==> inputs of quartz <==
==> flow/design.v <==
module count_fifo #(   
    parameter DATA_WIDTH = 8,
    parameter FIFO_DEPTH = 4
) (
    input logic clk,
    input logic rst,
    input logic wr_en,
    input logic rd_en,
    input logic [DATA_WIDTH-1:0] wdata,
    output logic [DATA_WIDTH-1:0] rdata,
    output logic full,
    output logic empty
);
  localparam ADDR_WIDTH = $clog2(FIFO_DEPTH);
  logic [DATA_WIDTH-1:0] fifo_mem[FIFO_DEPTH];
  logic [ADDR_WIDTH-1:0] write_ptr, read_ptr;
  logic [ADDR_WIDTH:0] fifo_count;
  always_ff @(posedge clk) begin
    if (rst) begin
      write_ptr  <= 0;
      read_ptr   <= 0;
      fifo_count <= 0;
    end else begin
      case ({
        wr_en, rd_en
      })
        2'b10:   fifo_count <= fifo_count + 1;
        2'b01:   fifo_count <= fifo_count - 1;
        default: fifo_count <= fifo_count;
      endcase
      if (wr_en && !full) begin
        fifo_mem[write_ptr] <= wdata;
        write_ptr <= write_ptr + 1;
      end
      if (rd_en && !empty) begin
        rdata <= fifo_mem[read_ptr];
        read_ptr <= read_ptr + 1;
      end
    end
  end
  assign full  = (fifo_count == FIFO_DEPTH);
  assign empty = (fifo_count == 0);
endmodule
module le_fifo #(
    parameter DATA_WIDTH = 8,
    parameter FIFO_DEPTH = 4
) (
    input logic clk,
    input logic rst,
    input logic wr_en,
    input logic rd_en,
    input logic [DATA_WIDTH-1:0] wdata,
    output logic [DATA_WIDTH-1:0] rdata,
    output logic full,
    output logic empty
);
  localparam ADDR_WIDTH = $clog2(FIFO_DEPTH);
  logic [DATA_WIDTH-1:0] fifo_mem[FIFO_DEPTH];
  logic [ADDR_WIDTH-1:0] write_ptr, read_ptr;
  always_ff @(posedge clk) begin
    if (rst) begin
      write_ptr <= 0;
      read_ptr  <= 0;
    end else begin
      if (wr_en && !full) begin
        fifo_mem[write_ptr] <= wdata;
        write_ptr <= write_ptr + 1;
      end
      if (rd_en && !empty) begin
        rdata <= fifo_mem[read_ptr];
        read_ptr <= read_ptr + 1;
      end
    end
  end
  assign full  = ((write_ptr + 1'b1) == read_ptr);
  assign empty = (write_ptr == read_ptr);
endmodule
module wbit_fifo #(
    parameter DATA_WIDTH = 8,
    parameter FIFO_DEPTH = 4
) (
    input logic clk,
    input logic rst,
    input logic wr_en,
    input logic rd_en,
    input logic [DATA_WIDTH-1:0] wdata,
    output logic [DATA_WIDTH-1:0] rdata,
    output logic full,
    output logic empty
);
  localparam ADDR_WIDTH = $clog2(FIFO_DEPTH);
  logic [DATA_WIDTH-1:0] fifo_mem[FIFO_DEPTH];
  logic [ADDR_WIDTH:0] write_ptr, read_ptr;
  logic wrap_around;
  always_ff @(posedge clk) begin
    if (rst) begin
      write_ptr <= 0;
      read_ptr  <= 0;
    end else begin
      if (wr_en && !full) begin
        fifo_mem[write_ptr[ADDR_WIDTH-1:0]] <= wdata;
        write_ptr <= write_ptr + 1;
      end
      if (rd_en && !empty) begin
        rdata <= fifo_mem[read_ptr[ADDR_WIDTH-1:0]];
        read_ptr <= read_ptr + 1;
      end
    end
  end
  assign wrap_around = (write_ptr[ADDR_WIDTH] ^ read_ptr[ADDR_WIDTH]);
  assign full = wrap_around & (write_ptr[ADDR_WIDTH-1:0] == read_ptr[ADDR_WIDTH-1:0]);
  assign empty = (write_ptr == read_ptr);
endmodule
module uart_tx #(
    parameter DATA_WIDTH = 8,
    parameter FIFO_DEPTH = 16
) (
    input logic clk_i,
    input logic rst_ni,
    input logic [15:0] baud_div_i,
    input logic tx_we_i,      
    input logic tx_en_i,      
    input logic [DATA_WIDTH-1:0] din_i,  
    output logic empty_o,   
    output logic full_o,    
    output logic tx_bit_o   
);
  localparam COUNTER_WIDTH = $clog2(DATA_WIDTH);
  logic                     rd_en;   
  logic [   DATA_WIDTH-1:0] data;   
  logic [   DATA_WIDTH-1:0] data_q;   
  logic [COUNTER_WIDTH-1:0] bit_counter;   
  logic [             15:0] baud_counter;   
  typedef enum logic [1:0] {
    IDLE,            
    SENDING_START,   
    SENDING_DATA,    
    SENDING_STOP     
  } state_t;
  state_t state, next_state;
  wbit_fifo #(
      .DATA_WIDTH(DATA_WIDTH),
      .FIFO_DEPTH(FIFO_DEPTH)
  ) tx_buffer (
      .clk  (clk_i),
      .rst  (!rst_ni),
      .wr_en(tx_we_i),
      .rd_en(rd_en),
      .wdata(din_i),
      .rdata(data),
      .full (full_o),
      .empty(empty_o)
  );
  always_comb begin
    next_state = state;
    rd_en = 1'b0;   
    unique case (state)
      IDLE: begin
        if (tx_en_i && !empty_o) begin
          rd_en = 1'b1;
          next_state = SENDING_START;
        end
      end
      SENDING_START: begin
        if (baud_counter == baud_div_i - 1) begin
          next_state = SENDING_DATA;
        end
      end
      SENDING_DATA: begin
        if (baud_counter == baud_div_i - 1 && bit_counter == DATA_WIDTH - 1) begin
          next_state = SENDING_STOP;
        end
      end
      SENDING_STOP: begin
        if (baud_counter == baud_div_i - 1) begin
          if (tx_en_i && !empty_o) begin
            rd_en = 1'b1;
            next_state = SENDING_START;
          end else begin
            next_state = IDLE;
          end
        end
      end
    endcase
    case (state)
      IDLE:          tx_bit_o = 1'b1;
      SENDING_START: tx_bit_o = 1'b0;
      SENDING_DATA:  tx_bit_o = data_q[bit_counter];
      SENDING_STOP:  tx_bit_o = 1'b1;
      default:       tx_bit_o = 1'b1;
    endcase
  end
  always_ff @(posedge clk_i or negedge rst_ni) begin
    if (!rst_ni) begin
      state <= IDLE;
      baud_counter <= 0;
      bit_counter <= 0;
      data_q <= '1;
    end else begin
      state <= next_state;
      if (state == IDLE) begin
        baud_counter <= 0;
      end else if (baud_counter == baud_div_i - 1) begin
        baud_counter <= 0;
      end else begin
        baud_counter <= baud_counter + 1;
      end
      if (baud_counter == baud_div_i - 1) begin
        case (state)
          IDLE: begin
            bit_counter <= 0;
          end
          SENDING_START: begin
            bit_counter <= 0;
            data_q <= data;
          end
          SENDING_DATA: begin
            if (bit_counter < DATA_WIDTH - 1) begin
              bit_counter <= bit_counter + 1;
            end
          end
          SENDING_STOP: begin
            bit_counter <= 0;
          end
          default: ;
        endcase
      end
    end
  end
endmodule
module uart_rx #(
    parameter DATA_WIDTH = 8,
    parameter FIFO_DEPTH = 16
) (
    input logic        clk_i,        
    input logic        rst_ni,       
    input logic [15:0] baud_div_i,   
    input logic        rx_re_i,      
    input logic        rx_en_i,      
    input logic        rx_bit_i,     
    output logic [DATA_WIDTH-1:0] dout_o,   
    output logic                  full_o,   
    output logic                  empty_o   
);
  localparam COUNTER_WIDTH = $clog2(DATA_WIDTH + 1);
  logic [   DATA_WIDTH-1:0] rx_data_reg;   
  logic [COUNTER_WIDTH-1:0] bit_counter;   
  logic [             15:0] baud_counter;   
  typedef enum logic [1:0] {
    IDLE,   
    START_BIT,   
    DATA_BITS,   
    STOP_BIT   
  } state_t;
  state_t state, next_state;
  logic mid_tick;
  logic end_tick;
  logic rx_we;
  assign mid_tick = (baud_counter == (baud_div_i >> 1));
  assign end_tick = (baud_counter == baud_div_i);
  wbit_fifo #(
      .DATA_WIDTH(DATA_WIDTH),
      .FIFO_DEPTH(FIFO_DEPTH)
  ) rx_buffer (
      .clk  (clk_i),
      .rst  (!rst_ni),
      .wr_en(rx_we),
      .rd_en(rx_re_i),
      .wdata(rx_data_reg),
      .rdata(dout_o),
      .full (full_o),
      .empty(empty_o)
  );
  assign rx_we = (state == STOP_BIT) && end_tick;
  always_comb begin
    next_state = state;
    unique case (state)
      IDLE: begin
        if (rx_en_i && !rx_bit_i && !full_o) begin
          next_state = START_BIT;
        end
      end
      START_BIT: begin
        if (mid_tick) begin
          if (!rx_bit_i) begin
            next_state = DATA_BITS;
          end else begin
            next_state = IDLE;
          end
        end
      end
      DATA_BITS: begin
        if (mid_tick && bit_counter == DATA_WIDTH - 1) begin
          next_state = STOP_BIT;
        end
      end
      STOP_BIT: begin
        if (mid_tick) begin
          if (rx_bit_i == 1'b1) begin
            next_state = IDLE;
          end
        end
      end
    endcase
  end
  always_ff @(posedge clk_i or negedge rst_ni) begin
    if (!rst_ni) begin
      state    <= IDLE;
      baud_counter <= '0;
      bit_counter <= '0;
      rx_data_reg <= '0;
    end else begin
      state <= next_state;
      if (state == IDLE || end_tick) begin
        baud_counter <= '0;
      end else begin
        baud_counter <= baud_counter + 1'b1;
      end
      if (mid_tick) begin
        if (state == DATA_BITS) begin
          rx_data_reg[bit_counter] <= rx_bit_i;
          if (bit_counter < DATA_WIDTH - 1) begin
            bit_counter <= bit_counter + 1'b1;
          end
        end else if (state == START_BIT) begin
          bit_counter <= '0;
        end
      end
    end
  end
endmodule
module uart #(
    parameter DATA_WIDTH = 8,
    parameter FIFO_DEPTH = 16
) (
    input  logic        clk_i,        
    input  logic        rst_ni,       
    input  logic        stb_i,        
    input  logic [ 1:0] adr_i,        
    input  logic [ 3:0] byte_sel_i,   
    input  logic        we_i,         
    input  logic [31:0] dat_i,        
    output logic [31:0] dat_o,        
    input  logic        uart_rx_i,    
    output logic        uart_tx_o     
);
  logic                                                                                                               [          15:0] baud_div_reg;   
  logic                                                                                                                                tx_en_reg;   
  logic                                                                                                                                rx_en_reg;   
  logic                                                                                                                                tx_full_o;   
  logic                                                                                                                                tx_empty_o;   
  logic                                                                                                                                rx_full_o;   
  logic                                                                                                                                rx_empty_o;   
  logic                                                                                                                                rx_frame_error;   
  logic                                                                                                                                tx_we_o;   
  logic                                                                                                                                rx_re_o;   
  logic                                                                                                               [DATA_WIDTH-1:0] dout_o;   
  logic                                                                                                               [          31:0] rdata;
  logic                                                                                                                                rd_state;
  assign rx_frame_error = 1'b0;
  enum logic [1:0] {UART_BAUD_ADDR = 2'b00, UART_CTRL_ADDR = 2'b01, UART_STATUS_ADDR = 2'b10, UART_DATA_ADDR = 2'b11}                  uart_reg_e;
  uart_tx #(
      .DATA_WIDTH(DATA_WIDTH),
      .FIFO_DEPTH(FIFO_DEPTH)
  ) uart_tx_inst (
      .clk_i     (clk_i),
      .rst_ni    (rst_ni),
      .baud_div_i(baud_div_reg),
      .tx_we_i   (tx_we_o),
      .tx_en_i   (tx_en_reg),
      .din_i     (dat_i[DATA_WIDTH-1:0]),
      .full_o    (tx_full_o),
      .empty_o   (tx_empty_o),
      .tx_bit_o  (uart_tx_o)
  );
  uart_rx #(
      .DATA_WIDTH(DATA_WIDTH),
      .FIFO_DEPTH(FIFO_DEPTH)
  ) uart_rx_inst (
      .clk_i     (clk_i),
      .rst_ni    (rst_ni),
      .baud_div_i(baud_div_reg),
      .rx_re_i   (rx_re_o),
      .rx_en_i   (rx_en_reg),
      .dout_o    (dout_o),
      .full_o    (rx_full_o),
      .empty_o   (rx_empty_o),
      .rx_bit_i  (uart_rx_i)
  );
  always_ff @(posedge clk_i) begin
    if (!rst_ni) begin
      baud_div_reg <= 16'd0;
      tx_en_reg    <= 1'b0;
      rx_en_reg    <= 1'b0;
    end else if (stb_i && we_i) begin
      unique case (adr_i)
        UART_BAUD_ADDR: begin
          if (byte_sel_i[0] || byte_sel_i[1]) baud_div_reg <= dat_i[15:0];
        end
        UART_CTRL_ADDR: begin
          if (byte_sel_i[0]) begin
            tx_en_reg <= dat_i[0];
            rx_en_reg <= dat_i[1];
          end
        end
        default: ;   
      endcase
    end
  end
  always_comb begin
    tx_we_o = 1'b0;
    rx_re_o = 1'b0;
    if (stb_i) begin
      unique case (adr_i)
        UART_DATA_ADDR: begin
          if (we_i) begin
            tx_we_o = ~tx_full_o;
          end else begin
            rx_re_o = ~rx_empty_o;
          end
        end
        default: ;
      endcase
    end
  end
  always_ff @(posedge clk_i) begin
    if (!rst_ni) begin
      rdata <= '0;
      rd_state <= '0;
    end else begin
      rdata <= rdata;
      rd_state <= stb_i && adr_i == UART_DATA_ADDR && !we_i && !rx_empty_o;
      if (stb_i) begin
        unique case (adr_i)
          UART_BAUD_ADDR:   rdata <= {16'b0, baud_div_reg};
          UART_CTRL_ADDR:   rdata <= {29'b0, rx_en_reg, tx_en_reg};
          UART_STATUS_ADDR: rdata <= {27'b0, rx_frame_error, rx_empty_o, rx_full_o, tx_empty_o, tx_full_o};
          default:          rdata <= '0;
        endcase
      end
    end
  end
  assign dat_o = rd_state ? {{(32 - DATA_WIDTH) {1'b0}}, dout_o} : rdata;
endmodule
==> flow/run.sh <==
#!/bin/bash
# the make line also repeats each setting of config.mk as NAME=value (left out here)
make -C /OpenROAD-flow-scripts/flow DESIGN_CONFIG=/design/flow/config.mk WORK_HOME=/design/flow/orfs CLKGATE_MAP_FILE= finish
==> flow/config.mk <==
export PLATFORM = sky130hd
export DESIGN_NAME = uart
export DESIGN_NICKNAME = uart
export VERILOG_FILES = /design/flow/design.v
export SDC_FILE = /design/flow/constraint.sdc
export NUM_CORES = 4
export LEC_CHECK = 0
export ABC_AREA = 1
export CAP_MARGIN = 25
export CELL_PAD_IN_SITES_GLOBAL_PLACEMENT = 3
export CORE_ASPECT_RATIO = 1.3
export CORE_MARGIN = 2
export CORE_UTILIZATION = 40
export CTS_CLUSTER_DIAMETER = 215
export GPL_ROUTABILITY_DRIVEN = 0
export MAX_ROUTING_LAYER = met4
export MIN_ROUTING_LAYER = met2
export PLACE_DENSITY_LB_ADDON = 0.07
export SETUP_SLACK_MARGIN = 0.77
export SLEW_MARGIN = 20
==> flow/constraint.sdc <==
create_clock -name core_clock -period 4.57 [get_ports {clk_i}]
set_input_delay 0.9140 -clock core_clock [delete_from_list [all_inputs] [get_ports {clk_i}]]
set_output_delay 0.9140 -clock core_clock [all_outputs]
set_load 0.01 [all_outputs]
==> inputs of amber, as changes to quartz <==
Settings changed: CAP_MARGIN 25 to 20, CELL_PAD_IN_SITES_GLOBAL_PLACEMENT 3 to not set, CORE_ASPECT_RATIO 1.3 to not set, CORE_UTILIZATION 40 to 72, CTS_CLUSTER_DIAMETER 215 to not set, CTS_CLUSTER_SIZE set to 14, GPL_ROUTABILITY_DRIVEN 0 to not set, MAX_ROUTING_LAYER met4 to not set, MIN_ROUTING_LAYER met2 to not set, PLACE_DENSITY_LB_ADDON 0.07 to 0.05, SETUP_SLACK_MARGIN 0.77 to 0.74.
==> flow/constraint.sdc (replaced) <==
create_clock -name core_clock -period 2.57 [get_ports {clk_i}]
set_input_delay 0.5140 -clock core_clock [delete_from_list [all_inputs] [get_ports {clk_i}]]
set_output_delay 0.5140 -clock core_clock [all_outputs]
set_load 0.01 [all_outputs]
==> inputs of garnet, as changes to quartz <==
Settings changed: CAP_MARGIN 25 to 20, CELL_PAD_IN_SITES_GLOBAL_PLACEMENT 3 to not set, CORE_ASPECT_RATIO 1.3 to not set, CORE_UTILIZATION 40 to 72, CTS_CLUSTER_DIAMETER 215 to 45, CTS_CLUSTER_SIZE set to 74, GPL_ROUTABILITY_DRIVEN 0 to not set, MAX_ROUTING_LAYER met4 to not set, MIN_ROUTING_LAYER met2 to not set, PLACE_DENSITY set to 0.35, PLACE_DENSITY_LB_ADDON 0.07 to not set, SETUP_SLACK_MARGIN 0.77 to 1.5.
==> flow/constraint.sdc (replaced) <==
create_clock -name core_clock -period 5.3 [get_ports {clk_i}]
set_input_delay 1.0600 -clock core_clock [delete_from_list [all_inputs] [get_ports {clk_i}]]
set_output_delay 1.0600 -clock core_clock [all_outputs]
set_load 0.01 [all_outputs]
==> inputs of indigo, as changes to quartz <==
Settings changed: CAP_MARGIN 25 to 20, CELL_PAD_IN_SITES_GLOBAL_PLACEMENT 3 to not set, CORE_ASPECT_RATIO 1.3 to not set, CORE_UTILIZATION 40 to 70, CTS_CLUSTER_DIAMETER 215 to not set, CTS_CLUSTER_SIZE set to 21, GPL_ROUTABILITY_DRIVEN 0 to not set, MAX_ROUTING_LAYER met4 to not set, MIN_ROUTING_LAYER met2 to not set, PLACE_DENSITY_LB_ADDON 0.07 to not set, SETUP_SLACK_MARGIN 0.77 to 0.63.
==> flow/constraint.sdc (replaced) <==
create_clock -name core_clock -period 2.57 [get_ports {clk_i}]
set_input_delay 0.5140 -clock core_clock [delete_from_list [all_inputs] [get_ports {clk_i}]]
set_output_delay 0.5140 -clock core_clock [all_outputs]
set_load 0.01 [all_outputs]
==> comparison table <==
| item | amber | garnet | indigo | quartz |
|---|---|---|---|---|
| Startpoint-to-endpoint class of the critical path | flop to flop | flop to output port | flop to flop | flop to flop |
| Final layout net count | 1,932 | 1,775 | 1,915 | 1,787 |
| Buffers and inverters on the worst path | 1 | 1 | 1 | 0 |
| Via count of the first global-routing pass | 13,300 | 11,800 | 13,200 | 17,500 |
| RR Startpoint | baud_div_reg[0] | uart_rx_inst.rx_buffer.read_ptr[1] | uart_rx_inst.baud_counter[2] | baud_div_reg[7] |
| Worst reg2reg endpoint | uart_rx_inst.rx_buffer.fifo_mem[1][7] | uart_rx_inst.rx_buffer.fifo_mem[9][4] | uart_rx_inst.rx_buffer.fifo_mem[3][5] | uart_rx_inst.rx_buffer.fifo_mem[4][6] |
| Combinational cell fraction of total power | 16.3% | 11.0% | 15.4% | 11.2% |
| Core utilization before placement | 72.9% | 72.9% | 70.9% | 40.6% |
| Row count | 57 | 57 | 58 | 87 |
| Final setup violating endpoints | 5 | 0 | 0 | 0 |
| Pin count of the biggest net entering global routing | 68 | 69 | 69 | 68 |
| First element of the critical path | baud_div_reg[0] | rd_state | uart_rx_inst.baud_counter[2] | baud_div_reg[7] |
| Global router's overall resource usage | 35.3% | 30.3% | 33.8% | 31.6% |
| Standard cell with the maximum stage delay on the critical path | dfxtp_4 | dfxtp_1 | dfrtp_1 | nor2_1 |
| Area growth, synth to finish | 27.1% | 9.90% | 21.7% | 12.5% |
| 1st-iter DRT viols | 2,650 | 1,570 | 2,296 | 2,189 |
| Count of cells along the worst register-to-register path | 9 | 11 | 9 | 8 |
| Share of the final layout cell area in multi-input gates | 31.9% | 30.4% | 31.2% | 29.7% |
| Data required time of the worst path | 2.78 ns | 4.24 ns | 2.78 ns | 4.76 ns |
| Result of the run | complete, but fails checks | timing/DRC/antenna clean | timing/DRC/antenna clean | timing/DRC/antenna clean |
| Reasons for failing layout checks | setup timing | - | - | - |
| Setup repair after global routing missed its margin | true | false | true | false |
| Number of gates given a new drive strength after cts | 201 | 0 | 138 | 0 |
| Multi-input combinational cell area | 0.00718 sq mm | 0.00592 sq mm | 0.00671 sq mm | 0.00591 sq mm |
| Average detailed-routed wire length per instance | 25.6 um | 18.7 um | 21.4 um | 19.8 um |
| Final Util | 92.7% | 80.2% | 86.3% | 45.7% |
| Number of placed instances, taps included | 2,054 | 1,996 | 2,065 | 2,256 |
| Internal Dissipation | 11.4 mW | 5.19 mW | 11.2 mW | 6.27 mW |
No activity file was given, so power comes from the tool's default toggle rates.
